==> inputs of v18 <==
Design SingleCycle_Top, start of the top module:
module SingleCycle_Top
(
	input				CLK	,
	input				RST	,
	output [9:0]	IMEM_ADDR	,
	input	 [15:0]	IMEM_RDATA	,
	output [9:0]	DMEM_ADDR	,
	output [15:0]	DMEM_WDATA	,
	output			DMEM_WE		,
	input	 [15:0]	DMEM_RDATA
);
Settings: LEC_CHECK=0, ABC_AREA=1, CAP_MARGIN=40, CORE_ASPECT_RATIO=1.73, CORE_MARGIN=2, CORE_UTILIZATION=50, CTS_CLUSTER_SIZE=98, HOLD_SLACK_MARGIN=0.04, SETUP_SLACK_MARGIN=3.03, SLEW_MARGIN=20, TNS_END_PERCENT=95; clock period 11.9 ns.
run.sh (not shown) runs the stock make flow with config.mk's settings and CLKGATE_MAP_FILE=.
==> v21: changes against v18 <==
==> flow/config.mk (replaced) <==
export PLATFORM = sky130hd
export DESIGN_NAME = SingleCycle_Top
export DESIGN_NICKNAME = SingleCycle_Top
export VERILOG_FILES = /design/flow/design.v
export SDC_FILE = /design/flow/constraint.sdc
export NUM_CORES = 4
export LEC_CHECK = 0
export ABC_AREA = 1
export CAP_MARGIN = 20
export CORE_MARGIN = 2
export CORE_UTILIZATION = 72
export CTS_CLUSTER_DIAMETER = 375
export CTS_CLUSTER_SIZE = 94
export HOLD_SLACK_MARGIN = 0.3
export PLACE_DENSITY = 0.36
export SLEW_MARGIN = 20
export TNS_END_PERCENT = 10
==> flow/constraint.sdc (replaced) <==
create_clock -name core_clock -period 2.71 [get_ports {CLK}]
set_input_delay 0.5420 -clock core_clock [delete_from_list [all_inputs] [get_ports {CLK}]]
set_output_delay 0.5420 -clock core_clock [all_outputs]
set_load 0.01 [all_outputs]
==> comparison <==
- v18 died in 5_1_grt (GRT-0116). v21 aborted during 4_1_cts.
- Synthesized cell count is the same in v21 and v18.
- In area after synthesis, v18 and v21 do not differ.
- Between v21 and v18, the lower die area is in v21 (gap about 30%, measured against v18).
==> figures <==
quantity	v21	v18
Status	aborted with a tool error	aborted with a tool error
Failing step	4_1_cts	5_1_grt
# rows	78	124
X dimension of the die	219 um	200 um
Cell taking the most area after synthesis	dfrtn_1	dfrtn_1
Standard cell core area	45,500 um2	65,900 um2
Total placed instance area	42,600 um2	38,000 um2
Core utilization before placement	73.2%	50.5%
Post-detailed-placement half-perimeter wirelength	137,000 um	153,000 um
Placed instance count	6,208	5,942
Die height	219 um	343 um
Final estimated routing congestion in global placement	1.43	1.20
Area fraction in full adders, half adders and majority gates	2.55%	2.55%
Chip Footprint	48,000 um2	68,800 um2
Synthesized instance count	4,805	4,805
Worst setup timing slack at the placement stage	-5560 ps	-411 ps

---

==> job 6500 <==
SingleCycle_Top again, from the RTL that the note above started with.
Settings: LEC_CHECK=0, ABC_AREA=0, CAP_MARGIN=10, CORE_ASPECT_RATIO=1.73, CORE_MARGIN=2, CORE_UTILIZATION=72, CTS_CLUSTER_DIAMETER=372, CTS_CLUSTER_SIZE=35, HOLD_SLACK_MARGIN=0.04, MAX_ROUTING_LAYER=met4, PLACE_DENSITY=0.68, SETUP_SLACK_MARGIN=2.98, SLEW_MARGIN=20, TNS_END_PERCENT=5; clock period 11.6 ns.
==> inputs of job 6435, as changes to job 6500 <==
==> flow/config.mk (replaced) <==
export PLATFORM = sky130hd
export DESIGN_NAME = SingleCycle_Top
export DESIGN_NICKNAME = SingleCycle_Top
export VERILOG_FILES = /design/flow/design.v
export SDC_FILE = /design/flow/constraint.sdc
export NUM_CORES = 4
export LEC_CHECK = 0
export ABC_AREA = 1
export CAP_MARGIN = 20
export CORE_ASPECT_RATIO = 0.5
export CORE_MARGIN = 2
export CORE_UTILIZATION = 72
export CTS_CLUSTER_DIAMETER = 361
export CTS_CLUSTER_SIZE = 94
export SETUP_SLACK_MARGIN = 0.4
export SLEW_MARGIN = 20
export TNS_END_PERCENT = 10
==> flow/constraint.sdc (replaced) <==
create_clock -name core_clock -period 2.71 [get_ports {CLK}]
set_input_delay 0.5420 -clock core_clock [delete_from_list [all_inputs] [get_ports {CLK}]]
set_output_delay 0.5420 -clock core_clock [all_outputs]
set_load 0.01 [all_outputs]
==> inputs of job 8619, as changes to job 6500 <==
==> flow/config.mk (replaced) <==
export PLATFORM = sky130hd
export DESIGN_NAME = SingleCycle_Top
export DESIGN_NICKNAME = SingleCycle_Top
export VERILOG_FILES = /design/flow/design.v
export SDC_FILE = /design/flow/constraint.sdc
export NUM_CORES = 4
export LEC_CHECK = 0
export CAP_MARGIN = 20
export CORE_MARGIN = 2
export CORE_UTILIZATION = 40
export SLEW_MARGIN = 20
==> flow/constraint.sdc (replaced) <==
create_clock -name core_clock -period 15.6 [get_ports {CLK}]
set_input_delay 3.1200 -clock core_clock [delete_from_list [all_inputs] [get_ports {CLK}]]
set_output_delay 3.1200 -clock core_clock [all_outputs]
set_load 0.01 [all_outputs]
==> ci_impl_report.md <==
## Synthesis and layout report

| Metric | Value |
|---|---|
| Status | `finished clean` |
| Yosys xor share | `0.00312` |
| Adder share | `0.0252` |
| Area leader share | `0.380` |
| Syn Nets | `4195` |
| GRT busiest layer | `met2` |
| Seq share, synth | `0.404` |
| Floorplan core density | `0.403` |
| CTS Sinks | `544` |
| DP Area | `0.0363 mm^2` |
| Routability cong. | `1.05` |
The numbers above come from job 8619.

==> ci_impl_report.md <==
### Metrics collected by this job

| Metric | Value |
|---|---|
| Status | `did not finish` |
| Exit stage | `global routing (5_1_grt)` |
| Tool error | `[ERROR GRT-0116] Global routing finished with congestion. Check the congestion regions in the DRC Viewer.` |
| Routability cong. | `1.43` |
| Seq share, synth | `0.404` |
| DP Area | `0.0384 mm^2` |
| Syn Nets | `4195` |
| Adder share | `0.0252` |
| CTS Sinks | `544` |
| Area leader share | `0.380` |
| Yosys xor share | `0.00312` |
The numbers above come from job 6500.

==> ci_impl_report.md <==
### Metrics collected by this job

| Metric | Value |
|---|---|
| Status | `did not finish` |
| Exit stage | `clock tree synthesis (4_1_cts)` |
| Tool error | `[ERROR DPL-0038] Utilization greater than 100%, impossible to legalize` |
| DP Area | `0.0428 mm^2` |
| Post-synth area from yosys stat | `0.0333 mm^2` |
| Seq share, synth | `0.409` |
| Adder share | `0.0255` |
| Routability cong. | `1.45` |
| Yosys xor share | `0.00421` |
The numbers above come from job 6435.


---

==> exp/ember <==
Starting RTL as in the previous note.
make LEC_CHECK=0 ABC_AREA=1 CAP_MARGIN=35 CELL_PAD_IN_SITES_DETAIL_PLACEMENT=2 CORE_ASPECT_RATIO=1.22 CORE_MARGIN=6 CORE_UTILIZATION=40 CTS_CLUSTER_SIZE=49 GPL_ROUTABILITY_DRIVEN=0 HOLD_SLACK_MARGIN=0.29 MIN_ROUTING_LAYER=met2 PLACE_DENSITY_LB_ADDON=0.26 SETUP_SLACK_MARGIN=0.19 SLEW_MARGIN=25 TNS_END_PERCENT=50 finish   # period 11.2 ns
==> exp/yarrow (differences from exp/ember) <==
CAP_MARGIN = 0   (was 35)
CELL_PAD_IN_SITES_DETAIL_PLACEMENT = unset   (was 2)
CORE_ASPECT_RATIO = 1.73   (was 1.22)
CORE_MARGIN = 2   (was 6)
CORE_UTILIZATION = 45   (was 40)
CTS_CLUSTER_SIZE = 98   (was 49)
GPL_ROUTABILITY_DRIVEN = unset   (was 0)
HOLD_SLACK_MARGIN = 0.04   (was 0.29)
MIN_ROUTING_LAYER = unset   (was met2)
PLACE_DENSITY_LB_ADDON = 0.05   (was 0.26)
SETUP_SLACK_MARGIN = unset   (was 0.19)
SLEW_MARGIN = 20   (was 25)
TNS_END_PERCENT = 95   (was 50)
==> flow/constraint.sdc (replaced) <==
create_clock -name core_clock -period 8.66 [get_ports {CLK}]
set_input_delay 1.7320 -clock core_clock [delete_from_list [all_inputs] [get_ports {CLK}]]
set_output_delay 1.7320 -clock core_clock [all_outputs]
set_load 0.01 [all_outputs]
==> summary of the runs <==
- Area after synthesis is the same in exp/ember and exp/yarrow.
- In synthesized cell count, exp/yarrow and exp/ember do not differ.
- exp/yarrow aborted during 5_1_grt, error GRT-0116. exp/ember died in 4_1_cts.
- Against exp/yarrow, the die size of exp/ember is larger by about 18%.

---

==> inputs of build 38 <==
Starting RTL as in the previous note.
make LEC_CHECK=0 CAP_MARGIN=5 CELL_PAD_IN_SITES_DETAIL_PLACEMENT=0 CORE_MARGIN=2 CORE_UTILIZATION=35 CTS_CLUSTER_DIAMETER=251 GPL_ROUTABILITY_DRIVEN=1 GPL_TIMING_DRIVEN=0 PLACE_DENSITY_LB_ADDON=0.19 SLEW_MARGIN=20 finish   # period 9.37 ns
==> inputs of trial 68, as changes to build 38 <==
ABC_AREA = 1   (was unset)
CAP_MARGIN = 20   (was 5)
CELL_PAD_IN_SITES_DETAIL_PLACEMENT = unset   (was 0)
CORE_UTILIZATION = 72   (was 35)
CTS_CLUSTER_DIAMETER = unset   (was 251)
CTS_CLUSTER_SIZE = 94   (was unset)
GPL_ROUTABILITY_DRIVEN = unset   (was 1)
GPL_TIMING_DRIVEN = unset   (was 0)
PLACE_DENSITY_LB_ADDON = unset   (was 0.19)
TNS_END_PERCENT = 10   (was unset)
==> flow/constraint.sdc (replaced) <==
create_clock -name core_clock -period 2.71 [get_ports {CLK}]
set_input_delay 0.5420 -clock core_clock [delete_from_list [all_inputs] [get_ports {CLK}]]
set_output_delay 0.5420 -clock core_clock [all_outputs]
set_load 0.01 [all_outputs]
==> inputs of build 82, as changes to build 38 <==
ABC_AREA = 0   (was unset)
CAP_MARGIN = 40   (was 5)
CELL_PAD_IN_SITES_DETAIL_PLACEMENT = unset   (was 0)
CORE_ASPECT_RATIO = 1.17   (was unset)
CORE_UTILIZATION = 56   (was 35)
CTS_CLUSTER_DIAMETER = unset   (was 251)
CTS_CLUSTER_SIZE = 44   (was unset)
GPL_ROUTABILITY_DRIVEN = unset   (was 1)
GPL_TIMING_DRIVEN = unset   (was 0)
HOLD_SLACK_MARGIN = 0.04   (was unset)
PLACE_DENSITY_LB_ADDON = unset   (was 0.19)
TNS_END_PERCENT = 95   (was unset)
==> flow/constraint.sdc (replaced) <==
create_clock -name core_clock -period 8.99 [get_ports {CLK}]
set_input_delay 1.7980 -clock core_clock [delete_from_list [all_inputs] [get_ports {CLK}]]
set_output_delay 1.7980 -clock core_clock [all_outputs]
set_load 0.01 [all_outputs]
==> comparison table <==
item	trial 68	build 82	build 38
Result of the run	did not finish	finished with violations	finished with violations
Failing step	clock tree synthesis	-	-
Layout check failures	-	setup timing	setup timing
Area Overhead vs Synth	-	36.21%	23.65%
Number of placed cells counting well taps	6,208	5,523	5,461
Routability congestion estimate from global placement	1.427	1.212	1.109
Setup repair after global routing missed its margin	-	true	true
Count of vias placed by the detailed router	-	43,500	40,600
Arrival @ worst endpoint	-	11,990 ps	12,780 ps
Remaining antenna violation count	-	0	0
Die span in x	219.1 µm	230.8 µm	314.4 µm
Number of flip-flops and latches	-	544	544
Sequential-to-total area share from yosys stat	40.88%	40.38%	40.38%
Placed wire-length estimate after detailed placement	137.4 mm	134.6 mm	207.2 mm
Type of element capturing the critical path	-	flip-flop	flip-flop
Total clock sinks	-	544	544
Register area	-	13,610 µm²	13,610 µm²
Met2 usage in global routing	-	84.68%	72.16%
Routed wl met2	-	77.57 mm	105.6 mm
Number of combinational gates with multiple inputs	-	3,080	3,080
Number of buffers added on ports	70	70	67
Mean cell area of the mapped netlist	6.930 µm²	8.232 µm²	8.232 µm²
Final-layout worst hold slack	-	441.4 ps	457.5 ps
1st-iter DRT viols	-	9,284	6,855
Die area	47,980 µm²	62,180 µm²	98,820 µm²
GRT overflow	-	0	0
Sequential group share of total power	-	39.6%	40.1%
Area-dominant class	-	logic gates	logic gates
Power figures rest on the tool's default switching activity, not on a simulated workload.
